<file path="flow/design.v">
`timescale 1ns / 1ps
module mux_2x1_rtl(in_0, in_1, select, out);
	input	select;
	input in_0; 
	input in_1;
	output out;
	assign out = (in_0 && ~select) || (in_1 && select);
endmodule
`timescale 1ns / 1ps
module mux_4x1_behavioral(in_0, in_1, in_2, in_3, select, out);
	input in_0;
	input in_1;
	input in_2;
	input in_3;
	input [1:0] select;
	output out;
	reg out;
	always@(select, in_0, in_1, in_2, in_3)
	begin
		case(select)
			2'b00: out = in_0;
			2'b01: out = in_1;
			2'b10: out = in_2;
			2'b11: out = in_3;
		endcase
	end
endmodule
`timescale 1ns / 1ps
module bfa_gl(in_0, in_1, carry_in, result, carry_out);
	input in_0, in_1, carry_in;
	output result, carry_out;
	wire w_xor, w_and_0, w_and_1;
	xor X0(w_xor, in_0, in_1);
	xor X1(result, w_xor, carry_in);
	and A0(w_and_0, w_xor, carry_in);
	and A1(w_and_1, in_0, in_1);
	or O1(carry_out, w_and_0, w_and_1);
endmodule
`timescale 1ns / 1ps
module alu_bitslice(in_a, in_b, in_carry, in_control, out_carry, out_result);
	input in_a, in_b, in_carry;
	input [2:0] in_control;
	wire w_xor_b_c0, w_invert_a, w_and_a_b, w_or_a_b, w_sum, w_2x1;
	output out_result;
	output out_carry;
	xor (w_xor_b_c0, in_b, in_control[0]);
	or  (w_or_a_b, in_a, w_xor_b_c0);
	and (w_and_a_b, in_a, w_xor_b_c0);
	not (w_invert_a, in_a);
	bfa_gl bfa (in_a, w_xor_b_c0, in_carry, w_sum, out_carry);
	mux_2x1_rtl mux_2x1 (w_invert_a, w_xor_b_c0, in_control[0], w_2x1);
	mux_4x1_behavioral mux_4x1 (w_sum, w_or_a_b, w_and_a_b, w_2x1, in_control[2:1], out_result);
endmodule
`timescale 1ns / 1ps
module n_bit_alu(a_in, b_in, control_in, sum_out, carry_out, overflow_out, zero_out);
	parameter n = 8;
	input [7:0] a_in;
	input [7:0] b_in;
	input [2:0] control_in;
	output [7:0] sum_out; 
	output carry_out, overflow_out, zero_out;
	wire [8:0] carry;
	wire is_zero_out;
	and is_zero(is_zero_out, ~sum_out[0], ~sum_out[1], ~sum_out[2], ~sum_out[3], ~sum_out[4], ~sum_out[5], ~sum_out[6], ~sum_out[7]);
	genvar i;
	assign carry_out = carry[n];
	assign overflow_out = carry[n - 1] ^ carry[n];
	assign zero_out = is_zero_out;
	assign carry[0] = control_in[0];
	alu_bitslice adder(a_in[0], b_in[0], carry[0], control_in, carry[1], sum_out[0]); 
	generate 
		for (i = 1; i < n; i = i + 1)
			begin: aluBitGen
				alu_bitslice adder(a_in[i], b_in[i], carry[i], control_in, carry[i+1], sum_out[i]);
			end
	endgenerate
endmodule
`timescale 1ns / 1ps
module acc_cpu(
	input clk,
	input rst,
	output [7:0] imem_addr,
	input [15:0] imem_rdata,
	output reg dmem_req,
	output reg dmem_we,
	output reg [7:0] dmem_addr,
	output [7:0] dmem_wdata,
	input dmem_ack,
	input [7:0] dmem_rdata,
	input [7:0] in_data,
	input in_valid,
	output in_ready,
	output [7:0] out_data,
	output out_valid,
	input out_ready,
	output halted,
	output [7:0] acc,
	output flag_c,
	output flag_z,
	output flag_v
);
parameter S_F0 = 4'd0;    
parameter S_F1 = 4'd1;    
parameter S_DEC = 4'd2;   
parameter S_IND = 4'd3;   
parameter S_MEM = 4'd4;   
parameter S_EX = 4'd5;    
parameter S_ST = 4'd6;    
parameter S_MUL = 4'd7;   
parameter S_DIV = 4'd8;   
parameter S_DIVW = 4'd9;  
parameter S_IN = 4'd10;   
parameter S_OUT = 4'd11;  
parameter S_NX = 4'd12;   
parameter S_HLT = 4'd13;  
reg [3:0] state;
reg [7:0] pc, npc;
reg [15:0] ir;
reg [7:0] ACC;
reg C, Z, V;
reg [7:0] mdata;
reg [7:0] JSRaddrReg;
reg [7:0] InteruptAdrReg;
reg [3:0] HVPIReg;
reg [7:0] MULreg, MULreg2;
reg [7:0] DIVreg;
reg ev_ov, ev_bi, ev_ba;
wire [4:0] op = ir[15:11];
wire [2:0] mode = ir[10:8];
wire [7:0] imm = ir[7:0];
wire is_alu = (op[4:3] == 2'b00);
wire is_ld = (op == 5'b01000);
wire is_st = (op == 5'b01001);
wire is_shl = (op == 5'b01010);
wire is_shr = (op == 5'b01011);
wire is_in = (op == 5'b01100);
wire is_out = (op == 5'b01101);
wire is_hlt = (op == 5'b01110);
wire is_hv = (op == 5'b01111);
wire is_mul = (op == 5'b11000);
wire is_div = (op == 5'b11001);
wire is_br = (op == 5'b11010);
wire is_bz = (op == 5'b11011);
wire is_jsr = (op == 5'b11100);
wire is_rts = (op == 5'b11101);
wire is_rti = (op == 5'b11110);
wire is_bad = (op[4:3] == 2'b10) || (op == 5'b11111);
wire bad_mode = (is_alu || is_ld) && (mode > 3'd2);
reg [7:0] alu_b;
reg [2:0] alu_ctl;
wire [7:0] alu_out;
wire alu_c, alu_v, alu_z;
n_bit_alu ALU(ACC, alu_b, alu_ctl, alu_out, alu_c, alu_v, alu_z);
always @(*) begin
	alu_b = (mode == 3'd0) ? imm : mdata;
	alu_ctl = op[2:0];
	if (state == S_MUL) begin
		alu_b = MULreg2;
		alu_ctl = 3'b000;
	end else if (state == S_DIV) begin
		alu_b = imm;
		alu_ctl = 3'b001;
	end
end
wire ovf_en = (HVPIReg == 4'b0000) || HVPIReg[0];
wire bi_en = (HVPIReg == 4'b0000) || HVPIReg[1];
wire ba_en = (HVPIReg == 4'b0000) || HVPIReg[2];
assign imem_addr = pc;
assign dmem_wdata = ACC;
assign in_ready = (state == S_IN);
assign out_valid = (state == S_OUT);
assign out_data = ACC;
assign halted = (state == S_HLT);
assign acc = ACC;
assign flag_c = C;
assign flag_z = Z;
assign flag_v = V;
always @(posedge clk) begin
	if (rst) begin
		state <= S_F0;
		pc <= 8'd0;
		npc <= 8'd0;
		ir <= 16'd0;
		ACC <= 8'd0;
		C <= 1'b0;
		Z <= 1'b0;
		V <= 1'b0;
		mdata <= 8'd0;
		JSRaddrReg <= 8'd0;
		InteruptAdrReg <= 8'd0;
		HVPIReg <= 4'd0;
		MULreg <= 8'd0;
		MULreg2 <= 8'd0;
		DIVreg <= 8'd0;
		ev_ov <= 1'b0;
		ev_bi <= 1'b0;
		ev_ba <= 1'b0;
		dmem_req <= 1'b0;
		dmem_we <= 1'b0;
		dmem_addr <= 8'd0;
	end else begin
		case (state)
		S_F0: begin
			ev_ov <= 1'b0;
			ev_bi <= 1'b0;
			ev_ba <= 1'b0;
			state <= S_F1;
		end
		S_F1: begin
			ir <= imem_rdata;
			state <= S_DEC;
		end
		S_DEC: begin
			npc <= pc + 8'd1;
			if (bad_mode) begin
				ev_ba <= 1'b1;
				state <= S_NX;
			end else if (is_bad) begin
				ev_bi <= 1'b1;
				state <= S_NX;
			end else if ((is_alu || is_ld) && mode == 3'd1) begin
				dmem_req <= 1'b1;
				dmem_we <= 1'b0;
				dmem_addr <= imm;
				state <= S_MEM;
			end else if ((is_alu || is_ld) && mode == 3'd2) begin
				dmem_req <= 1'b1;
				dmem_we <= 1'b0;
				dmem_addr <= imm;
				state <= S_IND;
			end else if (is_alu || is_ld) begin
				state <= S_EX;
			end else if (is_st) begin
				dmem_req <= 1'b1;
				dmem_we <= 1'b1;
				dmem_addr <= imm;
				state <= S_ST;
			end else if (is_mul) begin
				MULreg <= imm;
				MULreg2 <= ACC;
				state <= S_MUL;
			end else if (is_div) begin
				if (imm == 8'd0) begin
					ACC <= 8'hff;
					state <= S_NX;
				end else begin
					DIVreg <= 8'd0;
					state <= S_DIV;
				end
			end else if (is_in) begin
				state <= S_IN;
			end else if (is_out) begin
				state <= S_OUT;
			end else if (is_hlt) begin
				state <= S_HLT;
			end else begin
				if (is_shl) ACC <= {ACC[6:0], 1'b0};
				if (is_shr) ACC <= {1'b0, ACC[7:1]};
				if (is_hv) HVPIReg <= imm[3:0];
				if (is_br || (is_bz && Z)) npc <= imm;
				if (is_jsr) begin
					JSRaddrReg <= pc + 8'd1;
					npc <= imm;
				end
				if (is_rts) npc <= JSRaddrReg;
				if (is_rti) npc <= InteruptAdrReg;
				state <= S_NX;
			end
		end
		S_IND: begin
			if (dmem_ack) begin
				dmem_req <= 1'b0;
				dmem_addr <= dmem_rdata;
				state <= S_MEM;
			end else if (!dmem_req) begin
				dmem_req <= 1'b1;
			end
		end
		S_MEM: begin
			if (dmem_ack) begin
				dmem_req <= 1'b0;
				mdata <= dmem_rdata;
				state <= S_EX;
			end else begin
				dmem_req <= 1'b1;
			end
		end
		S_EX: begin
			if (is_ld) begin
				ACC <= (mode == 3'd0) ? imm : mdata;
			end else begin
				ACC <= alu_out;
				C <= alu_c;
				Z <= alu_z;
				V <= alu_v;
				ev_ov <= alu_v;
			end
			state <= S_NX;
		end
		S_ST: begin
			if (dmem_ack) begin
				dmem_req <= 1'b0;
				dmem_we <= 1'b0;
				state <= S_NX;
			end
		end
		S_MUL: begin
			ACC <= alu_out;
			MULreg <= MULreg - 8'd1;
			if (MULreg == 8'd2) state <= S_NX;
		end
		S_DIV: begin
			if (alu_c) begin
				ACC <= alu_out;
				DIVreg <= DIVreg + 8'd1;
			end else begin
				state <= S_DIVW;
			end
		end
		S_DIVW: begin
			ACC <= DIVreg;
			state <= S_NX;
		end
		S_IN: begin
			if (in_valid) begin
				ACC <= in_data;
				state <= S_NX;
			end
		end
		S_OUT: begin
			if (out_ready) state <= S_NX;
		end
		S_NX: begin
			if (ev_ov && ovf_en) begin
				InteruptAdrReg <= npc;
				pc <= 8'd100;
			end else if (ev_bi && bi_en) begin
				InteruptAdrReg <= npc;
				pc <= 8'd110;
			end else if (ev_ba && ba_en) begin
				InteruptAdrReg <= npc;
				pc <= 8'd120;
			end else begin
				pc <= npc;
			end
			state <= S_F0;
		end
		S_HLT: begin
		end
		default: state <= S_F0;
		endcase
	end
end
endmodule
</file>
<file path="flow/run.sh">
#!/bin/bash
# the make line also repeats each setting of config.mk as NAME=value (left out here)
make -C /OpenROAD-flow-scripts/flow DESIGN_CONFIG=/design/flow/config.mk WORK_HOME=/design/flow/orfs CLKGATE_MAP_FILE= finish
</file>
<file path="flow/config.mk">
export PLATFORM = sky130hd
export DESIGN_NAME = acc_cpu
export DESIGN_NICKNAME = acc_cpu
export VERILOG_FILES = /design/flow/design.v
export SDC_FILE = /design/flow/constraint.sdc
export NUM_CORES = 4
export LEC_CHECK = 0
export CAP_MARGIN = 40
export CORE_MARGIN = 2
export CORE_UTILIZATION = 68
export CTS_CLUSTER_DIAMETER = 362
export CTS_CLUSTER_SIZE = 40
export HOLD_SLACK_MARGIN = 0.29
export SETUP_SLACK_MARGIN = -0.35
export SLEW_MARGIN = 20
</file>
<file path="flow/constraint.sdc">
create_clock -name core_clock -period 4.12 [get_ports {clk}]
set_input_delay 0.8240 -clock core_clock [delete_from_list [all_inputs] [get_ports {clk}]]
set_output_delay 0.8240 -clock core_clock [all_outputs]
set_load 0.01 [all_outputs]
</file>
==> results of run 1 <==
==> per-stage QoR <==
| step | util | total power [mW] | hold WS, ns | worst slack (ns) |
|---|---|---|---|---|
| detailed placement | 0.786 | 1.67 | 0.464 | -0.849 |
| global placement | 0.784 | 1.65 | 0.450 | -0.690 |
| global route | 0.849 | 3.19 | 0.493 | -0.854 |
| CTS | 0.847 | 3.10 | 0.461 | -0.670 |
| finish | 0.849 | 3.13 | 0.462 | -0.718 |
| floorplan | - | 1.51 | 0.436 | -0.679 |
==> metal layers <==
layer | GRT usage | routed length, um
met2 | 0.700 | 11700
met3 | 0.0910 | 2550
met1 | 0.516 | 9200
met5 | 0 | 0
met4 | 0.223 | 1230
==> cell type report <==
class                      count  area (um^2)  share of cell area
tap                          140          175              0.0192
clock buffer                  22          453              0.0496
antenna                        1         2.50            0.000274
inverter                      33          124              0.0136
clock inverter                10          118              0.0129
multi-input combinational    672         4490               0.492
timing repair buffer         147         1320               0.145
sequential                   122         2440               0.268
==> what timing repair did <==
action	CTS	global route
pin swaps	6	1
resized	10	2
buffers inserted	7	2
cloned	1	0
setup endpoints to repair	21	22
==> summary.txt, run 1 <==
impl run done, here's what came out: status=finished with violations, layout check faults=setup timing, EDFF count, synth=0, internal power=2.29 mW, Crit path max-delay family=adder cells, Seq group=1.24 mW, CP dominant cell by count=fa_2, cts bufs inserted=17, Worst Hold End=V, Critical path buffers and inverters=2, hold-fix buffers at CTS=0, Power Density=343 nW/um^2, critical path peak fanout=8, combinational group share of total power=0.137, synthesized area=7430 um^2, top_reg_cell synth=dfxtp_1, core area=10700 um^2, DRT Pass-1 Iters=7, fin crit share=1.17, Post-Syn Nets=976, post-route ant nets=0, Vias per Instance=6.64, critical path launch point=ir[10], # DRC=0, Top cells by area=dfxtp_1, mux2i_1, nor2_1, and+or+nand+nor area frac=0.217, Synth flops=122, Synth top area share=0.329, P&R area growth vs syn=22.8%, Max H-tree Level=4, sw power=0.836 mW, Synth Area in XOR/XNOR=0.0271, Reg power frac=0.397, gp weighted congestion=0.992, yosys adder share=0.0525, clock group power=1.46 mW, crit path capture=DIVreg[2], vias in the first global route=7324, Clk network pwr share=0.465, Rel. slew slack=0.445, yosys synthesis chip area=7430 um^2, FF-to-FF Start=ir[10], Max Freq=207 MHz, Setup CP Type=register to register, Worst Hold Class=register to register, Crit path depth=18, slowest stage delay, CP=0.42 ns, DP Cell Count=1104, clock skew=0.0105 ns, Slew Viols, Final=0, total grt overflow=0, Global Route Usage Sum=0.424, Max Root-Sink Buffers=2, Fin. Hold Viols=0, Worst-path clk slew=0.06 ns, floorplan-stage core utilization=0.692, post-synth top area cell=dfxtp_1, drt initial violations=1115, I/O Buffers=84, ao+oa area frac=0.210, Core Rows=38, Pleak=3.36 nW, Hold Crit Depth=2, Final Setup Violations=22, final instance area=9130 um^2, peak supply drop=294 uV, Synth Instances=912, Top non-seq family=simple AND/OR/NAND/NOR gates, Num Clock Sinks=122, CTS Root Cell=clkbuf_8, comb pwr=0.429 mW, Syn Area/Cell=8.15 um^2, max-cap violations=0, Fin Setup TNS=-12.76 ns, die footprint=11800 um^2, chip width=109 um, sequential fraction of the synthesis area=0.329, Critical Path, Cell by Cell=or3_4 -> a311oi_2 -> o21ai_1 -> mux2_2 -> fa_2 -> fa_2 -> fa_2 -> fa_2 -> fa_2 -> fa_2 -> inv_2 -> fa_2 -> buf_6 -> nand2_4 -> a21boi_4 -> nand2_1 -> xor2_1 -> nor2_1, wire per inst=21.5 um, R2R Setup Slk=-0.72 ns, min Tclk post-route=4.84 ns, Sw Ratio=0.267, # nets final=1057, RSZ-0062 raised after global routing=yes, Worst-Skew Late Latency=0.54 ns, Routed WL=24700 um, tool warnings=47, post-route worst setup slack=-0.718 ns, count leader, synth=nor2_1, Vias=7621, fill count=616, DP Area=8440 um^2, hold wc startpoint=V, initial antenna violation count=0, global-route wire length before repair=38200 um, CTS tree=done, Die Ht=109 um, Synth top cells by count=nor2_1, dfxtp_1, a21oi_1, nand2_1, mux2i_1, MUX share of area=0.0852, half-perimeter wire length after detailed placement=16900 um, FFs w/ async S/R, synth=0, Slew @ Worst Pin=0.826 ns, CP endpoint kind=register, crit path DAT=5.23 ns, Worst Reg2Reg Path Length in Cells=18, ys cells=912, Cell Count, Final, Fillers Out=1147, Ys Warns=2, worst r2r dst=DIVreg[2], largest net degree at the start of global routing=68, CP Launch Type=register, Synth cell types=86, Worst EP required=4.51 ns, Top Ports=85, Top pwr grp=clock, crit path max-delay cell type=or3_4
==> inputs of run 2 (changes only) <==
- ABC_AREA: default -> 0
- CAP_MARGIN: 40 -> 15
- CORE_ASPECT_RATIO: default -> 1.41
- CORE_MARGIN: 2 -> 7
- CORE_UTILIZATION: 68 -> 26
- CTS_CLUSTER_DIAMETER: 362 -> default
- CTS_CLUSTER_SIZE: 40 -> 59
- GPL_TIMING_DRIVEN: default -> 0
- HOLD_SLACK_MARGIN: 0.29 -> default
- MAX_ROUTING_LAYER: default -> met4
- MIN_ROUTING_LAYER: default -> met1
- PLACE_DENSITY_LB_ADDON: default -> 0.1
- SETUP_SLACK_MARGIN: -0.35 -> default
- clock period: 4.12 -> 10.7 ns (I/O delays scaled with it)
==> summary.txt, run 2 <==
impl run done, here's what came out: die footprint=33600 um^2, MUX share of area=0.0852, hold-fix buffers at CTS=0, count leader, synth=nor2_1, post-CTS setup buffer count=0, Core Rows=73, yosys adder share=0.0525, critical path peak fanout=10, Vias=7100, Worst-path clk slew=0.06 ns, # nets final=1078, sw power=0.337 mW, Fin. Hold Viols=0, fin util=0.332, Vias per Instance=5.06, crit path DAT=6.63 ns, drt initial violations=407, Power Density=134 nW/um^2, post-route ant nets=0, post-route worst setup slack=4.35 ns, clock skew=0.00809 ns, Final Power=1.25 mW, Critical Path, Cell by Cell=buf_6 -> or3_4 -> buf_6 -> mux2i_1 -> xnor2_1 -> nor2_1 -> a21oi_1 -> mux2_2 -> fa_1 -> fa_1 -> fa_1 -> fa_1 -> fa_1 -> fa_1 -> inv_1 -> fa_1 -> a21oi_1 -> and3_1 -> buf_4 -> buf_6 -> nor2_1 -> a211oi_2, crit path max-delay cell type=fa_1, Top cells by area=dfxtp_1, mux2i_1, nor2_1, synthesized area=7430 um^2, global-route wire length before repair=45900 um, Cell Count, Final, Fillers Out=1402, Pleak=3.33 nW, and+or+nand+nor area frac=0.217, sequential fraction of the synthesis area=0.329, Seq group=0.479 mW, worst r2r dst=ACC[4], Worst-Skew Late Latency=0.43 ns, Slew @ Worst Pin=1.04 ns, final instance area=9340 um^2, slowest stage delay, CP=0.52 ns, ao+oa area frac=0.210, Worst EP required=10.98 ns, I/O Buffers=83, EDFF count, synth=0, Worst Hold End=mdata[5], post-synth top area cell=dfxtp_1, comb pwr=0.165 mW, Hold Crit Depth=2, Routed WL=30300 um, Crit path depth=22, Num Clock Sinks=122, hold wc startpoint=mdata[5], Ys Warns=2, clock group power=0.605 mW, FFs w/ async S/R, synth=0, fin crit share=0.594, Synth Area in XOR/XNOR=0.0271, Top pwr grp=clock, pre-CTS WS=4.35 ns, Synth flops=122, Max Freq=157 MHz, Rel. slew slack=0.295, tool warnings=42, wire per inst=21.6 um, max-cap violations=0, chip width=156 um, Max H-tree Level=4, Critical path buffers and inverters=5, FF-to-FF Start=ir[10], Max Root-Sink Buffers=2, peak supply drop=107 uV, yosys synthesis chip area=7430 um^2, RSZ-0062 raised after global routing=no, Synth Instances=912, min Tclk post-route=6.35 ns, vias in the first global route=7284, Fin Setup TNS=0 ns, DP Area=8730 um^2, DP Cell Count=1370, CP endpoint kind=register, Synth top cells by count=nor2_1, dfxtp_1, a21oi_1, nand2_1, mux2i_1, ant diodes=0, Final Setup Violations=0, Sw Ratio=0.270, Clk network pwr share=0.484, critical path launch point=ir[10], core area=28100 um^2, cts bufs inserted=17, R2R Setup Slk=4.35 ns, Worst Reg2Reg Path Length in Cells=22, total grt overflow=0, Worst Hold Class=register to register, Syn Area/Cell=8.15 um^2, status=no timing/DRC/antenna violations, cts repair resizes=0, # DRC=0, CTS tree=done, Crit path max-delay family=adder cells, CP dominant cell by count=fa_1, Reg power frac=0.384, P&R area growth vs syn=25.6%, Global Route Usage Sum=0.186, ys cells=912, Synth cell types=86, floorplan-stage core utilization=0.264, combinational group share of total power=0.132, initial antenna violation count=0, largest net degree at the start of global routing=17, DRT Pass-1 Iters=5, Top non-seq family=simple AND/OR/NAND/NOR gates, final hold slack=0.480 ns, half-perimeter wire length after detailed placement=22800 um, CP Launch Type=register, Slew Viols, Final=0, Setup CP Type=register to register, CTS Root Cell=clkbuf_16, Die Ht=215 um, Top Ports=85, Synth top area share=0.329, top_reg_cell synth=dfxtp_1, fill count=3116, gp weighted congestion=0.898, crit path capture=ACC[4], internal power=0.912 mW, Post-Syn Nets=976
-- run 2: cell type report --
cell class | instances | area, um^2 | share of cell area
Sequential cell | 122 | 2440 | 0.262
Multi-Input combinational cell | 671 | 4400 | 0.471
Inverter | 33 | 124 | 0.0133
Clock inverter | 11 | 144 | 0.0154
Timing Repair Buffer | 83 | 831 | 0.0890
Tap cell | 375 | 469 | 0.0503
Buffer | 86 | 465 | 0.0499
Clock buffer | 21 | 460 | 0.0493
-- run 2: layer usage --
metal	wire, um	part of all wire	vias up	GRT usage
met5	0	0	-	-
met4	1120	0.037	0	0.0806
met3	978	0.032	48	0.0259
met2	15800	0.52	175	0.327
met1	12500	0.41	3447	0.207
li1	-	-	3430	-
==> inputs of run 3 (changes only) <==
- ABC_AREA: 0 -> 1
- CAP_MARGIN: 15 -> 0
- CORE_ASPECT_RATIO: 1.41 -> default
- CORE_MARGIN: 7 -> 2
- CORE_UTILIZATION: 26 -> 72
- CTS_CLUSTER_DIAMETER: default -> 103
- CTS_CLUSTER_SIZE: 59 -> 72
- GPL_TIMING_DRIVEN: 0 -> default
- MAX_ROUTING_LAYER: met4 -> default
- MIN_ROUTING_LAYER: met1 -> default
- PLACE_DENSITY_LB_ADDON: 0.1 -> 0.3
- clock period: 10.7 -> 4.56 ns (I/O delays scaled with it)
==> summary.txt, run 3 <==
impl run done, here's what came out: fin crit share=1.08, Worst-path clk slew=0.06 ns, crit path max-delay cell type=fa_2, vias in the first global route=8790, Worst Hold End=mdata[2], R2R Setup Slk=-0.35 ns, Critical path buffers and inverters=5, Synth top cells by count=nand2_1, inv_1, dfxtp_1, Ys Warns=2, CP dominant cell by count=fa_2, Top non-seq family=simple AND/OR/NAND/NOR gates, wire per inst=23.9 um, # DRC=0, Max Freq=204 MHz, Synth flops=122, Vias per Instance=7.25, crit path DAT=5.35 ns, chip width=104 um, clock group power=1.35 mW, Max Root-Sink Buffers=2, FFs w/ async S/R, synth=0, post-synth top area cell=dfxtp_1, die footprint=10800 um^2, Synth Area in XOR/XNOR=0.0147, half-perimeter wire length after detailed placement=16200 um, FF-to-FF Start=ir[10], P&R area growth vs syn=23.3%, post-route ant nets=0, Seq group=1.16 mW, MUX share of area=0, internal power=2.14 mW, sequential fraction of the synthesis area=0.341, CTS Root Cell=clkbuf_8, # nets final=1196, ao+oa area frac=0.229, global-route wire length before repair=46100 um, RSZ-0062 raised after global routing=yes, ys cells=1050, Rel. slew slack=0.274, Fin. Hold Viols=0, count leader, synth=nand2_1, top_reg_cell synth=dfxtp_1, sw power=1.01 mW, Syn Area/Cell=6.82 um^2, post-route worst setup slack=-0.348 ns, Sw Ratio=0.321, Top cells by area=dfxtp_1, nand2_1, a21oi_1, Global Route Usage Sum=0.546, comb pwr=0.640 mW, cts bufs inserted=17, DP Cell Count=1240, Hold Crit Depth=2, Pleak=3.76 nW, Worst Reg2Reg Path Length in Cells=24, Final Setup Violations=19, gp weighted congestion=1.01, EDFF count, synth=0, Crit path depth=24, ant diodes=0, total grt overflow=0, Max H-tree Level=4, max-cap violations=0, Slew Viols, Final=0, Cell Count, Final, Fillers Out=1278, hold wc startpoint=mdata[2], clock skew=0.0108 ns, yosys synthesis chip area=7160 um^2, I/O Buffers=84, Worst-Skew Late Latency=0.56 ns, layout check faults=setup timing, fin util=0.907, critical path launch point=ir[10], Worst Hold Class=register to register, Synth top area share=0.341, largest net degree at the start of global routing=57, Critical Path, Cell by Cell=nor2_4 -> nand2_4 -> o21ai_4 -> nand2_2 -> a22oi_2 -> nand2_1 -> o21ai_1 -> inv_1 -> fa_2 -> fa_2 -> fa_2 -> fa_2 -> fa_2 -> fa_2 -> inv_2 -> fa_2 -> nand2_2 -> o211ai_1 -> inv_1 -> nand2_2 -> nor2_4 -> buf_6 -> o211ai_1 -> inv_1, slowest stage delay, CP=0.41 ns, DP Area=8110 um^2, status=finished with violations, Vias=9271, core area=9730 um^2, worst r2r dst=ACC[6], final instance area=8820 um^2, crit path capture=ACC[6], Synth Instances=1050, Power Density=357 nW/um^2, Slew @ Worst Pin=1.09 ns, floorplan-stage core utilization=0.736, yosys adder share=0.0545, tool warnings=44, drt initial violations=2351, and+or+nand+nor area frac=0.235, final hold slack=0.478 ns, min Tclk post-route=4.91 ns, CTS tree=done, CP Launch Type=register, Top pwr grp=clock, Clk network pwr share=0.430, peak supply drop=310 uV, Routed WL=30500 um, combinational group share of total power=0.203, Setup CP Type=register to register, Worst EP required=5.00 ns, initial antenna violation count=0, DRT Pass-1 Iters=29, synthesized area=7160 um^2, fill count=421, critical path peak fanout=5, Num Clock Sinks=122, Top Ports=85, CP endpoint kind=register, Die Ht=104 um, Crit path max-delay family=adder cells, Core Rows=36, Synth cell types=50, Reg power frac=0.367, Post-Syn Nets=1114
==> run 3: area by class of cell <==
type                            instances  area [um^2]  area share
Clock buffer                           19          432      0.0489
Inverter                              146          551      0.0624
Clock inverter                         13          145      0.0165
Tap cell                              133          166      0.0189
Timing Repair Buffer                  125         1160       0.131
Multi-Input combinational cell        720         3920       0.444
Sequential cell                       122         2450       0.278
==> run 3: metal layers <==
metal	GRT usage	vias up	part of all wire	routed length, um
met5	0	-	0	0
met4	0.444	0	0.12	3800
met3	0.220	507	0.17	5160
met2	0.822	1141	0.40	12300
met1	0.607	4004	0.30	9220
li1	-	3619	-	-
==> run 3: through the flow <==
step	power (mW)	TNS, ns	worst slack, ns
floorplan	1.51	0	0.0318
global placement	1.68	-0.114	-0.0281
detailed placement	1.70	-0.927	-0.135
CTS	3.03	-0.0522	-0.0406
global route	3.20	-6.99	-0.483
finish	3.15	-4.37	-0.348
==> run 3: timing repair <==
item / CTS / global route
resized: 10 / 27
endpoints found under the hold margin: 0 / 0
pin swaps: 5 / 9
hold buffers: 0 / 0
endpoints found under the setup margin: 17 / 17
gates cloned: 0 / 1
setup buffers: 0 / 5
==> inputs of run 4 (changes only) <==
- CAP_MARGIN: 0 -> 20
- CORE_UTILIZATION: 72 -> 69
- CTS_CLUSTER_DIAMETER: 103 -> default
- CTS_CLUSTER_SIZE: 72 -> default
- PLACE_DENSITY: default -> 0.6
- PLACE_DENSITY_LB_ADDON: 0.3 -> default
- clock period: 4.56 -> 5.75 ns (I/O delays scaled with it)
==> summary.txt, run 4 <==
impl run done, here's what came out: status=no timing/DRC/antenna violations, half-perimeter wire length after detailed placement=15400 um, Syn Area/Cell=6.82 um^2, and+or+nand+nor area frac=0.235, # nets final=1169, Top pwr grp=clock, Seq group=0.914 mW, hold-fix buffers at CTS=0, Rel. slew slack=0.315, die footprint=11200 um^2, Max Root-Sink Buffers=2, CTS tree=done, pre-CTS WS=0.101 ns, Fin. Hold Viols=0, Pleak=3.64 nW, sw power=0.700 mW, Sw Ratio=0.291, P&R area growth vs syn=19.3%, largest net degree at the start of global routing=67, Core Rows=37, Synth Instances=1050, synthesized area=7160 um^2, R2R Setup Slk=0.37 ns, Top Ports=85, Synth top cells by count=nand2_1, inv_1, dfxtp_1, count leader, synth=nand2_1, Worst-Skew Late Latency=0.55 ns, Critical path buffers and inverters=4, FFs w/ async S/R, synth=0, Synth top area share=0.341, Max Freq=186 MHz, cts bufs inserted=17, Worst-path clk slew=0.06 ns, worst r2r dst=DIVreg[4], Top cells by area=dfxtp_1, nand2_1, a21oi_1, Top non-seq family=simple AND/OR/NAND/NOR gates, Ys Warns=2, ant diodes=0, Crit path depth=23, Clk network pwr share=0.452, vias in the first global route=6945, Worst EP required=6.24 ns, Cell Count, Final, Fillers Out=1254, # DRC=0, Post-Syn Nets=1114, crit path capture=DIVreg[4], CP dominant cell by count=fa_1, slowest stage delay, CP=0.48 ns, Synth Area in XOR/XNOR=0.0147, Max H-tree Level=4, Fin Setup TNS=0 ns, post-route worst setup slack=0.372 ns, Reg power frac=0.379, floorplan-stage core utilization=0.703, Setup CP Type=register to register, clock skew=0.0138 ns, internal power=1.71 mW, fin crit share=0.935, RSZ-0062 raised after global routing=no, Routed WL=22100 um, yosys adder share=0.0545, Worst Hold End=MULreg2[6], crit path DAT=5.87 ns, drt initial violations=1089, core area=10200 um^2, Slew @ Worst Pin=1.03 ns, peak supply drop=273 uV, hold wc startpoint=MULreg2[6], Power Density=282 nW/um^2, sequential fraction of the synthesis area=0.341, Worst Reg2Reg Path Length in Cells=23, Die Ht=106 um, total grt overflow=0, CP Launch Type=register, DRT Pass-1 Iters=9, I/O Buffers=84, ys cells=1050, Num Clock Sinks=122, MUX share of area=0, chip width=106 um, Worst Hold Class=register to register, wire per inst=17.7 um, critical path launch point=ir[10], yosys synthesis chip area=7160 um^2, global-route wire length before repair=35600 um, Critical Path, Cell by Cell=nor2_4 -> nand2_2 -> o21ai_2 -> nand2_1 -> a22oi_2 -> nand2_1 -> o21ai_0 -> inv_1 -> fa_1 -> fa_1 -> fa_1 -> fa_1 -> fa_1 -> fa_1 -> inv_1 -> fa_2 -> a21oi_1 -> nand3_4 -> o21ai_1 -> inv_1 -> buf_4 -> nand2_1 -> nor2_1, clock group power=1.09 mW, Final Setup Violations=0, Vias=7561, Final Power=2.41 mW, ao+oa area frac=0.229, max-cap violations=0, DP Cell Count=1218, critical path peak fanout=9, Synth cell types=50, Synth flops=122, Slew Viols, Final=0, CP endpoint kind=register, Global Route Usage Sum=0.403, top_reg_cell synth=dfxtp_1, gp weighted congestion=1.02, EDFF count, synth=0, post-route ant nets=0, post-synth top area cell=dfxtp_1, Vias per Instance=6.03, tool warnings=44, FF-to-FF Start=ir[10], combinational group share of total power=0.169, Hold Crit Depth=2, comb pwr=0.409 mW, initial antenna violation count=0, CTS Root Cell=clkbuf_8, Crit path max-delay family=adder cells, min Tclk post-route=5.38 ns, crit path max-delay cell type=fa_1
## run 4: repair_timing
| item | CTS | global route |
|---|---|---|
| setup endpoints to repair | 0 | 17 |
| endpoints found under the hold margin | 0 | 0 |
| buffers inserted | 0 | 4 |
| gates resized | 0 | 6 |
## run 4: cell type report
cell class	count	area, um^2
clock buffers	18	428
clock inverters	14	169
fillers	702	1650
multi-input cells	720	3830
inverters	146	548
well taps	136	170
flip-flops and latches	122	2440
repair buffers	98	946
## run 4: through the flow
step                instance area, um^2  utilization  hold slack, ns
floorplan                          7160            -           0.425
global placement                   7890        0.775           0.440
detailed placement                 7890        0.775           0.448
CTS                                8490        0.834           0.456
global route                       8540        0.838           0.483
finish                             8540        0.838           0.454
## run 4: routing by layer
layer | part of all wire | vias up | GRT usage
li1 | - | 3564 | -
met2 | 0.46 | 503 | 0.628
met5 | 0 | - | 0
met1 | 0.40 | 3403 | 0.523
met3 | 0.10 | 91 | 0.0841
met4 | 0.047 | 0 | 0.216
==> inputs of run 5 (changes only) <==
- CAP_MARGIN: 20 -> 0
- CELL_PAD_IN_SITES_GLOBAL_PLACEMENT: default -> 0
- CORE_UTILIZATION: 69 -> 72
- CTS_CLUSTER_DIAMETER: default -> 82
- CTS_CLUSTER_SIZE: default -> 41
- GPL_ROUTABILITY_DRIVEN: default -> 0
- MIN_ROUTING_LAYER: default -> met1
- PLACE_DENSITY: 0.6 -> 0.35
- SETUP_SLACK_MARGIN: default -> -0.18
- SLEW_MARGIN: 20 -> 5
- TNS_END_PERCENT: default -> 75
- clock period: 5.75 -> 4.0 ns (I/O delays scaled with it)
==> summary.txt, run 5 <==
yosys + openroad results -> die footprint=10800 um^2, Synth flops=122, Synth Instances=1050, CTS Root Cell=clkbuf_8, cts bufs inserted=17, core area=9730 um^2, sequential fraction of the synthesis area=0.341, top_reg_cell synth=dfxtp_1, total grt overflow=119, Top cells by area=dfxtp_1, nand2_1, a21oi_1, chip width=104 um, Max Root-Sink Buffers=2, Die Ht=104 um, and+or+nand+nor area frac=0.235, Synth top cells by count=nand2_1, inv_1, dfxtp_1, count leader, synth=nand2_1, Top Ports=85, DP Cell Count=1255, half-perimeter wire length after detailed placement=16300 um, Num Clock Sinks=122, Synth top area share=0.341, synthesized area=7160 um^2, ys cells=1050, post-synth top area cell=dfxtp_1, Top non-seq family=simple AND/OR/NAND/NOR gates, Global Route Usage Sum=0.841, Post-Syn Nets=1114, Exit stage=global routing (5_1_grt), Syn Area/Cell=6.82 um^2, FFs w/ async S/R, synth=0, I/O Buffers=84, Max H-tree Level=4, MUX share of area=0, ao+oa area frac=0.229, Ys Warns=2, Synth Area in XOR/XNOR=0.0147, floorplan-stage core utilization=0.736, DP Area=8250 um^2, status=stopped before the end, Core Rows=36, yosys synthesis chip area=7160 um^2, Synth cell types=50, yosys adder share=0.0545, error msg=[ERROR GRT-0232] Routing congestion too high. Check the congestion heatmap in the GUI., EDFF count, synth=0
[run 5: repair_timing]
action,in CTS
setup endpoints to repair,17
hold buffers,0
resized,18
setup buffers,33
hold endpoints to repair,0
pin swaps,11
[run 5: routing by layer]
| layer | track usage | overflow |
|---|---|---|
| met5 | 0.352 | 0 |
| met2 | 0.979 | 69 |
| met1 | 0.824 | 1 |
| met3 | 0.719 | 3 |
| met4 | 0.882 | 46 |
[run 5: metrics by stage]
| step | hold WS [ns] | utilization | worst slack (ns) |
|---|---|---|---|
| after CTS | 0.455 | 0.940 | -0.562 |
| after floorplan | 0.425 | - | -0.308 |
| after detailed placement | 0.446 | 0.848 | -0.487 |
| after global placement | 0.442 | 0.848 | -0.385 |
==> inputs of run 6 (changes only) <==
- ABC_AREA: 1 -> 0
- CAP_MARGIN: 0 -> 20
- CORE_ASPECT_RATIO: default -> 1.89
- CORE_UTILIZATION: 72 -> 47
- CTS_CLUSTER_DIAMETER: 82 -> 273
- CTS_CLUSTER_SIZE: 41 -> 100
- GPL_ROUTABILITY_DRIVEN: 0 -> default
- HOLD_SLACK_MARGIN: default -> -0.03
- MIN_ROUTING_LAYER: met1 -> default
- PLACE_DENSITY: 0.35 -> default
- PLACE_DENSITY_LB_ADDON: default -> 0.3
- SETUP_SLACK_MARGIN: -0.18 -> -0.69
- SLEW_MARGIN: 5 -> 20
- TNS_END_PERCENT: 75 -> 15
- clock period: 4.0 -> 7.0 ns (I/O delays scaled with it)
==> summary.txt, run 6 <==
impl run done, here's what came out: status=no timing/DRC/antenna violations, top_reg_cell synth=dfxtp_1, CP Launch Type=register, CTS tree=done, largest net degree at the start of global routing=82, cts bufs inserted=17, post-CTS setup buffer count=0, wire per inst=20.6 um, crit path DAT=6.43 ns, Crit path max-delay family=adder cells, count leader, synth=nor2_1, Setup CP Type=register to register, critical path peak fanout=16, yosys synthesis chip area=7430 um^2, Worst Hold End=mdata[5], worst r2r dst=ACC[7], Fin Setup TNS=0 ns, Top Ports=85, Vias per Instance=6.09, ant diodes=0, floorplan-stage core utilization=0.476, CP dominant cell by count=fa_1, sw power=0.516 mW, vias in the first global route=6722, Syn Area/Cell=8.15 um^2, fill count=1459, peak supply drop=137 uV, Slew @ Worst Pin=1.13 ns, Synth Area in XOR/XNOR=0.0271, FF-to-FF Start=ir[8], # DRC=0, Synth flops=122, total grt overflow=0, slowest stage delay, CP=0.51 ns, Worst-Skew Late Latency=0.42 ns, Seq group=0.740 mW, # nets final=1006, cts repair resizes=0, I/O Buffers=84, P&R area growth vs syn=18.0%, Max H-tree Level=4, MUX share of area=0.0852, combinational group share of total power=0.114, die footprint=16900 um^2, Worst Hold Class=register to register, critical path launch point=ir[8], fin crit share=0.871, clock group power=0.941 mW, Worst Reg2Reg Path Length in Cells=18, Critical Path, Cell by Cell=or3_4 -> mux2i_1 -> xnor2_1 -> nor2_1 -> a21oi_1 -> mux2_2 -> fa_1 -> fa_1 -> fa_1 -> fa_1 -> fa_1 -> fa_1 -> inv_1 -> fa_1 -> a21oi_1 -> and3_1 -> and4_1 -> nor3_1, Top non-seq family=simple AND/OR/NAND/NOR gates, Reg power frac=0.390, Routed WL=23700 um, Worst EP required=7.34 ns, Synth top area share=0.329, Vias=7006, ao+oa area frac=0.210, Synth Instances=912, internal power=1.38 mW, Sw Ratio=0.272, Worst-path clk slew=0.06 ns, global-route wire length before repair=37000 um, gp weighted congestion=0.957, crit path max-delay cell type=or3_4, Synth cell types=86, chip width=95.5 um, Ys Warns=2, clock skew=0.0117 ns, Top cells by area=dfxtp_1, mux2i_1, nor2_1, Power Density=216 nW/um^2, fin util=0.562, RSZ-0062 raised after global routing=no, yosys adder share=0.0525, EDFF count, synth=0, Critical path buffers and inverters=1, synthesized area=7430 um^2, half-perimeter wire length after detailed placement=17200 um, comb pwr=0.217 mW, Global Route Usage Sum=0.289, drt initial violations=606, Post-Syn Nets=976, Max Root-Sink Buffers=2, Pleak=3.12 nW, post-synth top area cell=dfxtp_1, Slew Viols, Final=0, Final Power=1.90 mW, FF+latch area=2440 um^2, R2R Setup Slk=0.90 ns, hold-fix buffers at CTS=0, min Tclk post-route=6.10 ns, Num Clock Sinks=122, DRT Pass-1 Iters=6, Die Ht=177 um, Crit path depth=18, and+or+nand+nor area frac=0.217, Hold Crit Depth=2, Top pwr grp=clock, core area=15600 um^2, tool warnings=42, CTS Root Cell=clkbuf_16, CP endpoint kind=register, Clk network pwr share=0.496, Logic area=4400 um^2, Fin. Hold Viols=0, hold wc startpoint=mdata[5], max-cap violations=0, Core Rows=63, crit path capture=ACC[7], Final Setup Violations=0, Max Freq=164 MHz, sequential fraction of the synthesis area=0.329, FFs w/ async S/R, synth=0, ys cells=912, Rel. slew slack=0.248, initial antenna violation count=0, Synth top cells by count=nor2_1, dfxtp_1, a21oi_1, nand2_1, mux2i_1, post-route ant nets=0
-- run 6: routing by layer --
metal  global-route usage  routed length, um  vias to the layer above
met2                0.497              12200                      313
met5                    0                  0                        -
li1                     -                  -                     3285
met4                0.207               1810                        0
met1                0.312               8500                     3309
met3               0.0486               1190                       99
-- run 6: through the flow --
stage	hold slack (ns)	worst slack, ns	cell area, um^2	instances
final	0.455	0.901	8770	1150
after global routing	0.476	0.562	8770	1150
after floorplan	0.436	1.53	7430	912
after detailed placement	0.450	0.939	8150	1118
after CTS	0.458	0.905	8770	1150
after global placement	0.446	1.06	8150	1118
-- run 6: cell type report --
type | instances | area share
Clock buffer | 18 | 0.0501
Clock inverter | 14 | 0.0210
Inverter | 33 | 0.0141
Multi-Input combinational cell | 671 | 0.502
Sequential cell | 122 | 0.279
Tap cell | 195 | 0.0278
Timing Repair Buffer | 97 | 0.107
==> inputs of run 7 (changes only) <==
- ABC_AREA: 0 -> default
- CAP_MARGIN: 20 -> 15
- CORE_ASPECT_RATIO: 1.89 -> 0.57
- CORE_MARGIN: 2 -> 3
- CORE_UTILIZATION: 47 -> 65
- CTS_CLUSTER_DIAMETER: 273 -> 376
- CTS_CLUSTER_SIZE: 100 -> default
- GPL_ROUTABILITY_DRIVEN: default -> 1
- GPL_TIMING_DRIVEN: default -> 0
- HOLD_SLACK_MARGIN: -0.03 -> default
- MAX_ROUTING_LAYER: default -> met4
- MIN_ROUTING_LAYER: default -> met1
- PLACE_DENSITY: default -> 0.58
- PLACE_DENSITY_LB_ADDON: 0.3 -> default
- SETUP_SLACK_MARGIN: -0.69 -> 1.19
- SLEW_MARGIN: 20 -> 0
- TNS_END_PERCENT: 15 -> 25
- clock period: 7.0 -> 7.63 ns (I/O delays scaled with it)
==> summary.txt, run 7 <==
impl run done, here's what came out: RSZ-0062 raised after global routing=no, Worst-Skew Late Latency=0.44 ns, pre-CTS WS=1.23 ns, Syn Area/Cell=8.15 um^2, Top Ports=85, FFs w/ async S/R, synth=0, CTS Root Cell=clkbuf_16, core area=10800 um^2, post-synth top area cell=dfxtp_1, Rel. slew slack=0.146, DP Area=8450 um^2, Ys Warns=2, Global Route Usage Sum=0.471, EDFF count, synth=0, Synth Area in XOR/XNOR=0.0271, crit path capture=ACC[3], crit path DAT=6.75 ns, Fin. Hold Viols=0, sw power=0.542 mW, die footprint=12800 um^2, yosys adder share=0.0525, CTS tree=done, Final Setup Violations=0, Crit path depth=18, Routed WL=30600 um, R2R Setup Slk=1.15 ns, internal power=1.26 mW, worst r2r dst=ACC[3], comb pwr=0.251 mW, Max Root-Sink Buffers=2, Pleak=3.36 nW, Top pwr grp=clock, Power Density=197 nW/um^2, Top cells by area=dfxtp_1, mux2i_1, nor2_1, Worst-path clk slew=0.06 ns, global-route wire length before repair=44500 um, # DRC=0, CP Launch Type=register, critical path launch point=state[1], Top non-seq family=simple AND/OR/NAND/NOR gates, floorplan-stage core utilization=0.691, P&R area growth vs syn=22.8%, Worst EP required=7.90 ns, Slew Viols, Final=0, Die Ht=86.7 um, DRT Pass-1 Iters=20, slowest stage delay, CP=0.57 ns, Worst Hold End=MULreg2[7], Synth top cells by count=nor2_1, dfxtp_1, a21oi_1, nand2_1, mux2i_1, Worst Reg2Reg Path Length in Cells=18, post-route worst setup slack=1.15 ns, max-cap violations=0, Hold Crit Depth=2, post-route ant nets=0, Sw Ratio=0.301, initial antenna violation count=1, wire per inst=25.9 um, combinational group share of total power=0.140, hold-fix buffers at CTS=0, I/O Buffers=83, ys cells=912, FF-to-FF Start=state[1], Logic area=4420 um^2, vias in the first global route=7958, Slew @ Worst Pin=1.27 ns, Reg power frac=0.375, Fin Setup TNS=0 ns, min Tclk post-route=6.48 ns, Core Rows=28, MUX share of area=0.0852, # nets final=1083, gp weighted congestion=1.07, Max Freq=154 MHz, half-perimeter wire length after detailed placement=20500 um, Synth top area share=0.329, critical path peak fanout=10, drt initial violations=1926, sequential fraction of the synthesis area=0.329, and+or+nand+nor area frac=0.217, FF+latch area=2440 um^2, Seq group=0.674 mW, ao+oa area frac=0.210, Vias per Instance=7.19, fin crit share=0.849, clock skew=0.0124 ns, Setup CP Type=register to register, Max H-tree Level=4, Synth cell types=86, top_reg_cell synth=dfxtp_1, Synth Instances=912, cts bufs inserted=17, count leader, synth=nor2_1, total grt overflow=0, crit path max-delay cell type=buf_1, Vias=8502, Synth flops=122, CP dominant cell by count=fa_1, CP endpoint kind=register, peak supply drop=181 uV, Critical path buffers and inverters=5, synthesized area=7430 um^2, fill count=588, final instance area=9120 um^2, clock group power=0.872 mW, Critical Path, Cell by Cell=buf_2 -> buf_1 -> a21oi_1 -> mux2_2 -> fa_1 -> fa_1 -> fa_1 -> fa_1 -> fa_1 -> fa_1 -> inv_1 -> fa_2 -> a21oi_1 -> and3_1 -> buf_4 -> buf_6 -> nor2_1 -> nor3_1, Post-Syn Nets=976, chip width=148 um, largest net degree at the start of global routing=17, status=no timing/DRC/antenna violations, Worst Hold Class=register to register, tool warnings=44, Crit path max-delay family=adder cells, Clk network pwr share=0.486, Num Clock Sinks=122, yosys synthesis chip area=7430 um^2, hold wc startpoint=MULreg2[7]
run 7: per-stage QoR:
step	hold WS (ns)	instances	utilization	power [mW]
global route	0.519	1183	0.848	1.81
CTS	0.482	1177	0.843	1.75
detailed placement	0.461	1145	0.786	0.911
floorplan	0.436	912	-	0.813
global placement	0.453	1145	0.786	0.902
finish	0.487	1183	0.848	1.80
run 7: repair_timing:
action,4_1_cts,5_1_grt
pin swaps,0,2
setup buffers,0,5
setup endpoints to repair,2,16
resized,1,3
gates cloned,0,0
run 7: area by class of cell:
class                   instances  share of cell area
diodes                          1            0.000274
plain buffers                  86              0.0510
clock buffers                  18              0.0481
clock inverters                14              0.0191
inverters                      33              0.0136
multi-input cells             671               0.485
flip-flops and latches        122               0.268
well taps                     150              0.0206
repair buffers                 88              0.0952
run 7: per-layer routing:
| layer | part of all wire | global-route usage |
|---|---|---|
| met1 | 0.35 | 0.586 |
| met2 | 0.38 | 0.644 |
| met3 | 0.20 | 0.240 |
| met4 | 0.062 | 0.197 |
| met5 | 0 | - |
==> inputs of run 8 (changes only) <==
- ABC_AREA: default -> 1
- CAP_MARGIN: 15 -> 40
- CELL_PAD_IN_SITES_GLOBAL_PLACEMENT: 0 -> default
- CORE_ASPECT_RATIO: 0.57 -> 0.7
- CORE_MARGIN: 3 -> 2
- CORE_UTILIZATION: 65 -> 72
- CTS_CLUSTER_DIAMETER: 376 -> 374
- CTS_CLUSTER_SIZE: default -> 93
- GPL_ROUTABILITY_DRIVEN: 1 -> default
- GPL_TIMING_DRIVEN: 0 -> default
- MAX_ROUTING_LAYER: met4 -> default
- MIN_ROUTING_LAYER: met1 -> default
- PLACE_DENSITY: 0.58 -> 0.6
- SETUP_SLACK_MARGIN: 1.19 -> default
- SLEW_MARGIN: 0 -> 20
- TNS_END_PERCENT: 25 -> 5
- clock period: 7.63 -> 2.41 ns (I/O delays scaled with it)
==> summary.txt, run 8 <==
yosys + openroad results -> MUX share of area=0, Synth top area share=0.341, Synth flops=122, Num Clock Sinks=122, Exit stage=global routing (5_1_grt), Die Ht=87.4 um, Post-Syn Nets=1114, ao+oa area frac=0.229, Synth Instances=1050, yosys synthesis chip area=7160 um^2, gp weighted congestion=1.05, sequential fraction of the synthesis area=0.341, yosys adder share=0.0545, synthesized area=7160 um^2, Syn Area/Cell=6.82 um^2, DP Area=8690 um^2, Top Ports=85, chip width=123 um, die footprint=10800 um^2, EDFF count, synth=0, ys cells=1050, FFs w/ async S/R, synth=0, Synth Area in XOR/XNOR=0.0147, cts bufs inserted=17, Max H-tree Level=4, Top cells by area=dfxtp_1, nand2_1, a21oi_1, total grt overflow=188, Synth cell types=50, core area=9680 um^2, half-perimeter wire length after detailed placement=18800 um, top_reg_cell synth=dfxtp_1, hold-fix buffers at CTS=0, I/O Buffers=84, Top non-seq family=simple AND/OR/NAND/NOR gates, Ys Warns=2, Max Root-Sink Buffers=2, floorplan-stage core utilization=0.739, count leader, synth=nand2_1, Core Rows=30, DP Cell Count=1310, error msg=[ERROR GRT-0116] Global routing finished with congestion. Check the congestion regions in the DRC Viewer., Synth top cells by count=nand2_1, inv_1, dfxtp_1, and+or+nand+nor area frac=0.235, status=stopped before the end, CTS Root Cell=clkbuf_16, Global Route Usage Sum=0.840, post-synth top area cell=dfxtp_1
[run 8: metrics by stage]
stage	setup WS (ns)	power, mW
CTS	-2.36	6.35
detailed placement	-2.17	3.44
global placement	-1.94	3.37
floorplan	-1.90	2.86
[run 8: what timing repair did]
action	4_1_cts
setup endpoints to repair	22
setup buffers	2
resized	8
pin swaps	4
[run 8: metal layers]
| metal | global-route usage | GRT overflow |
|---|---|---|
| met1 | 0.809 | 5 |
| met2 | 1.00 | 99 |
| met3 | 0.700 | 1 |
| met4 | 0.915 | 82 |
| met5 | 0.327 | 1 |
==> inputs of run 9 (changes only) <==
- CAP_MARGIN: 40 -> 20
- CORE_ASPECT_RATIO: 0.7 -> default
- CORE_UTILIZATION: 72 -> 71
- CTS_CLUSTER_DIAMETER: 374 -> 363
- CTS_CLUSTER_SIZE: 93 -> 98
- TNS_END_PERCENT: 5 -> default
- clock period: 2.41 -> 4.74 ns (I/O delays scaled with it)
==> summary.txt, run 9 <==
impl run done, here's what came out: status=finished with violations, layout check faults=setup timing, crit path capture=ACC[7], global-route wire length before repair=38300 um, Synth flops=122, Max Root-Sink Buffers=2, Synth Area in XOR/XNOR=0.0147, Top Ports=85, # DRC=0, peak supply drop=256 uV, largest net degree at the start of global routing=48, Worst-path clk slew=0.06 ns, Vias per Instance=6.49, Crit path max-delay family=adder cells, Top cells by area=dfxtp_1, nand2_1, a21oi_1, floorplan-stage core utilization=0.732, Top pwr grp=clock, Synth Instances=1050, sequential fraction of the synthesis area=0.341, DRT Pass-1 Iters=10, FF-to-FF Start=ir[9], ys cells=1050, clock skew=0.00777 ns, Slew @ Worst Pin=0.959 ns, post-route worst setup slack=-0.00725 ns, max-cap violations=0, Routed WL=25000 um, tool warnings=45, Vias=8230, fill count=520, clock group power=1.30 mW, Pleak=3.72 nW, critical path launch point=ir[9], Reg power frac=0.373, count leader, synth=nand2_1, Worst Reg2Reg Path Length in Cells=25, wire per inst=19.7 um, Worst Hold End=InteruptAdrReg[0], comb pwr=0.567 mW, Die Ht=104 um, crit path max-delay cell type=fa_2, post-synth top area cell=dfxtp_1, min Tclk post-route=4.75 ns, post-route ant nets=0, CP dominant cell by count=fa_2, Fin Setup TNS=-0.00725 ns, ao+oa area frac=0.229, synthesized area=7160 um^2, ant diodes=0, DP Cell Count=1234, Top non-seq family=simple AND/OR/NAND/NOR gates, Ys Warns=2, Max H-tree Level=4, P&R area growth vs syn=21.7%, Synth cell types=50, final instance area=8710 um^2, Clk network pwr share=0.436, and+or+nand+nor area frac=0.235, half-perimeter wire length after detailed placement=15800 um, total grt overflow=0, RSZ-0062 raised after global routing=yes, EDFF count, synth=0, crit path DAT=5.18 ns, Power Density=341 nW/um^2, hold wc startpoint=InteruptAdrReg[0], internal power=2.11 mW, top_reg_cell synth=dfxtp_1, Hold Crit Depth=2, initial antenna violation count=0, cts bufs inserted=17, Syn Area/Cell=6.82 um^2, Synth top cells by count=nand2_1, inv_1, dfxtp_1, FFs w/ async S/R, synth=0, yosys synthesis chip area=7160 um^2, Worst-Skew Late Latency=0.54 ns, gp weighted congestion=1.03, combinational group share of total power=0.191, CP Launch Type=register, worst r2r dst=ACC[7], slowest stage delay, CP=0.43 ns, Crit path depth=25, core area=9770 um^2, sw power=0.862 mW, Seq group=1.11 mW, fin crit share=1.00, Core Rows=36, # nets final=1188, CP endpoint kind=register, DP Area=8060 um^2, Rel. slew slack=0.360, critical path peak fanout=6, Fin. Hold Viols=0, Final Setup Violations=1, I/O Buffers=84, Global Route Usage Sum=0.444, MUX share of area=0, Num Clock Sinks=122, R2R Setup Slk=-0.007 ns, Setup CP Type=register to register, Post-Syn Nets=1114, Worst Hold Class=register to register, vias in the first global route=7562, Max Freq=211 MHz, die footprint=10900 um^2, drt initial violations=1324, yosys adder share=0.0545, Critical path buffers and inverters=5, CTS tree=done, Synth top area share=0.341, Cell Count, Final, Fillers Out=1268, Slew Viols, Final=0, Sw Ratio=0.290, CTS Root Cell=clkbuf_8, chip width=104 um, Worst EP required=5.18 ns
-- run 9: metal layers --
layer / vias to the layer above / routed length [um] / track usage
li1: 3600 / - / -
met1: 3629 / 8870 / 0.553
met2: 804 / 10600 / 0.678
met3: 197 / 3690 / 0.125
met4: 0 / 1820 / 0.279
met5: - / 0 / 0
-- run 9: repair_timing --
item | CTS | global route
endpoints found under the hold margin | 0 | 0
gates resized | 6 | 11
buffers inserted | 1 | 3
pin swaps | 3 | 14
setup endpoints to repair | 14 | 16
hold buffers | 0 | 0
-- run 9: final cells by class --
cell class | count | area [um^2] | area share
multi-input cells | 720 | 3870 | 0.445
inverters | 146 | 548 | 0.0629
clock inverters | 6 | 86.3 | 0.00991
flip-flops and latches | 122 | 2450 | 0.281
well taps | 133 | 166 | 0.0191
repair buffers | 117 | 1090 | 0.125
clock buffers | 24 | 500 | 0.0575
-- run 9: per-stage QoR --
step / worst slack, ns / utilization / hold slack (ns) / power, mW
finish: -0.00725 / 0.891 / 0.461 / 2.97
global route: -0.120 / 0.891 / 0.480 / 3.05
CTS: 0.0109 / 0.886 / 0.456 / 2.92
detailed placement: -0.121 / 0.824 / 0.443 / 1.64
global placement: 0.0107 / 0.824 / 0.444 / 1.62
floorplan: 0.0501 / - / 0.425 / 1.45
==> inputs of run 10 (changes only) <==
- CAP_MARGIN: 20 -> 0
- CELL_PAD_IN_SITES_GLOBAL_PLACEMENT: default -> 0
- CORE_UTILIZATION: 71 -> 72
- CTS_CLUSTER_DIAMETER: 363 -> 82
- CTS_CLUSTER_SIZE: 98 -> 41
- GPL_ROUTABILITY_DRIVEN: default -> 0
- MIN_ROUTING_LAYER: default -> met1
- PLACE_DENSITY: 0.6 -> 0.35
- SETUP_SLACK_MARGIN: default -> 1.13
- SLEW_MARGIN: 20 -> 5
- TNS_END_PERCENT: default -> 75
- clock period: 4.74 -> 4.01 ns (I/O delays scaled with it)
==> summary.txt, run 10 <==
yosys + openroad results -> status=stopped before the end, Exit stage=global routing (5_1_grt), error msg=[ERROR GRT-0116] Global routing finished with congestion. Check the congestion regions in the DRC Viewer., yosys synthesis chip area=7160 um^2, die footprint=10800 um^2, yosys adder share=0.0545, and+or+nand+nor area frac=0.235, post-synth top area cell=dfxtp_1, synthesized area=7160 um^2, DP Cell Count=1255, core area=9730 um^2, Syn Area/Cell=6.82 um^2, floorplan-stage core utilization=0.736, total grt overflow=75, pre-CTS WS=-0.514 ns, hold-fix buffers at CTS=0, Synth cell types=50, Synth top cells by count=nand2_1, inv_1, dfxtp_1, Synth top area share=0.341, Synth Area in XOR/XNOR=0.0147, I/O Buffers=84, MUX share of area=0, Die Ht=104 um, Ys Warns=2, Synth Instances=1050, cts bufs inserted=17, Global Route Usage Sum=0.794, chip width=104 um, ao+oa area frac=0.229, Top Ports=85, EDFF count, synth=0, Max H-tree Level=4, Core Rows=36, FFs w/ async S/R, synth=0, Top cells by area=dfxtp_1, nand2_1, a21oi_1, Post-Syn Nets=1114, Max Root-Sink Buffers=2, sequential fraction of the synthesis area=0.341, ys cells=1050, count leader, synth=nand2_1, half-perimeter wire length after detailed placement=16300 um, Synth flops=122, DP Area=8250 um^2, top_reg_cell synth=dfxtp_1, Top non-seq family=simple AND/OR/NAND/NOR gates, Num Clock Sinks=122, CTS Root Cell=clkbuf_8
## run 10: layer usage
| metal | GRT usage | overflow |
|---|---|---|
| met1 | 0.776 | 2 |
| met2 | 0.958 | 46 |
| met3 | 0.642 | 1 |
| met4 | 0.843 | 26 |
| met5 | 0.262 | 0 |
## run 10: per-stage QoR
step / power [mW] / TNS, ns
after detailed placement: 1.96 / -7.71
after floorplan: 1.72 / -3.52
after CTS: 3.66 / -8.66
after global placement: 1.94 / -5.51
## run 10: repair_timing
item	in CTS
setup endpoints to repair	22
pin swaps	15
buffers inserted	56
gates resized	28
==> inputs of run 11 (changes only) <==
- ABC_AREA: 1 -> default
- CAP_MARGIN: 0 -> 5
- CELL_PAD_IN_SITES_GLOBAL_PLACEMENT: 0 -> default
- CORE_ASPECT_RATIO: default -> 1.15
- CORE_MARGIN: 2 -> 7
- CORE_UTILIZATION: 72 -> 36
- CTS_CLUSTER_DIAMETER: 82 -> 365
- CTS_CLUSTER_SIZE: 41 -> default
- GPL_ROUTABILITY_DRIVEN: 0 -> 1
- MIN_ROUTING_LAYER: met1 -> default
- PLACE_DENSITY: 0.35 -> default
- PLACE_DENSITY_LB_ADDON: default -> 0.2
- SETUP_SLACK_MARGIN: 1.13 -> -0.53
- SLEW_MARGIN: 5 -> 20
- TNS_END_PERCENT: 75 -> 5
- clock period: 4.01 -> 8.47 ns (I/O delays scaled with it)
==> summary.txt, run 11 <==
impl run done, here's what came out: sequential fraction of the synthesis area=0.329, Final Power=1.57 mW, Num Clock Sinks=122, clock skew=0.00786 ns, Final Setup Violations=0, clock group power=0.787 mW, vias in the first global route=6297, drt initial violations=559, internal power=1.17 mW, FFs w/ async S/R, synth=0, critical path launch point=state[1], gp weighted congestion=0.912, min Tclk post-route=6.14 ns, CTS Root Cell=clkbuf_16, # DRC=0, Fin Setup TNS=0 ns, largest net degree at the start of global routing=87, Core Rows=56, Cell Count, Final, Fillers Out=1210, crit path DAT=6.49 ns, chip width=148 um, fin crit share=0.725, critical path peak fanout=24, Worst Hold Class=register to register, CTS tree=done, Rel. slew slack=0.300, MUX share of area=0.0852, RSZ-0062 raised after global routing=no, post-CTS setup buffer count=0, hold wc startpoint=mdata[3], cts repair resizes=0, Worst Reg2Reg Path Length in Cells=16, CP dominant cell by count=fa_1, status=no timing/DRC/antenna violations, Slew @ Worst Pin=1.05 ns, Ys Warns=2, count leader, synth=nor2_1, Post-Syn Nets=976, Worst Hold End=mdata[3], pre-CTS WS=2.35 ns, Top Ports=85, Die Ht=168 um, Critical path buffers and inverters=2, Max Root-Sink Buffers=2, comb pwr=0.173 mW, CP Launch Type=register, Vias per Instance=5.50, ao+oa area frac=0.210, slowest stage delay, CP=0.87 ns, Synth top cells by count=nor2_1, dfxtp_1, a21oi_1, nand2_1, mux2i_1, Worst-Skew Late Latency=0.42 ns, Reg power frac=0.389, R2R Setup Slk=2.33 ns, sw power=0.399 mW, Synth top area share=0.329, DRT Pass-1 Iters=5, post-route ant nets=0, Synth Area in XOR/XNOR=0.0271, die footprint=24900 um^2, Vias=6658, combinational group share of total power=0.110, Clk network pwr share=0.501, CP endpoint kind=register, Max H-tree Level=4, ys cells=912, I/O Buffers=84, Power Density=178 nW/um^2, Hold Crit Depth=2, P&R area growth vs syn=18.8%, tool warnings=42, yosys synthesis chip area=7430 um^2, half-perimeter wire length after detailed placement=16500 um, ant diodes=0, initial antenna violation count=0, Seq group=0.612 mW, Max Freq=163 MHz, EDFF count, synth=0, Sw Ratio=0.254, max-cap violations=0, Critical Path, Cell by Cell=inv_1 -> a311oi_2 -> o21ai_0 -> mux2_2 -> fa_1 -> fa_1 -> fa_1 -> fa_1 -> fa_1 -> fa_1 -> inv_1 -> fa_1 -> a21oi_1 -> and3_1 -> and4_1 -> nor3_1, total grt overflow=0, Top pwr grp=clock, wire per inst=18.9 um, Setup CP Type=register to register, Slew Viols, Final=0, global-route wire length before repair=35900 um, Routed WL=22900 um, post-synth top area cell=dfxtp_1, Worst EP required=8.81 ns, core area=20300 um^2, Syn Area/Cell=8.15 um^2, Top cells by area=dfxtp_1, mux2i_1, nor2_1, worst r2r dst=ACC[7], FF-to-FF Start=state[1], and+or+nand+nor area frac=0.217, yosys adder share=0.0525, top_reg_cell synth=dfxtp_1, peak supply drop=133 uV, Worst-path clk slew=0.06 ns, Synth flops=122, Global Route Usage Sum=0.182, Crit path max-delay family=adder cells, post-route worst setup slack=2.33 ns, Pleak=3.10 nW, crit path capture=ACC[7], Crit path depth=16, floorplan-stage core utilization=0.366, # nets final=1000, hold-fix buffers at CTS=0, Fin. Hold Viols=0, DP Cell Count=1178, Synth Instances=912, crit path max-delay cell type=dfxtp_1, cts bufs inserted=17, synthesized area=7430 um^2, Synth cell types=86, Top non-seq family=simple AND/OR/NAND/NOR gates
-- run 11: layout make-up --
type / count / area [um^2]
multi-input combinational: 671 / 4400
fill: 2031 / 11500
inverter: 33 / 124
timing repair buffer: 91 / 891
tap: 261 / 327
clock buffer: 19 / 453
sequential: 122 / 2440
clock inverter: 13 / 193
-- run 11: metrics by stage --
step,utilization,area (um^2),hold slack (ns)
after detailed placement,0.403,8180,0.451
after CTS,0.434,8830,0.458
after global routing,0.434,8830,0.481
final,0.434,8830,0.456
after floorplan,-,7430,0.436
after global placement,0.403,8180,0.445
-- run 11: per-layer routing --
metal	share of wire	vias up	wire length, um	GRT usage
met5	0	-	0	0
met4	0.019	0	437	0.0575
met3	0.044	37	1020	0.0298
met2	0.50	189	11500	0.316
met1	0.43	3162	9930	0.227
li1	-	3270	-	-
No activity file was given, so power comes from the tool's default toggle rates.
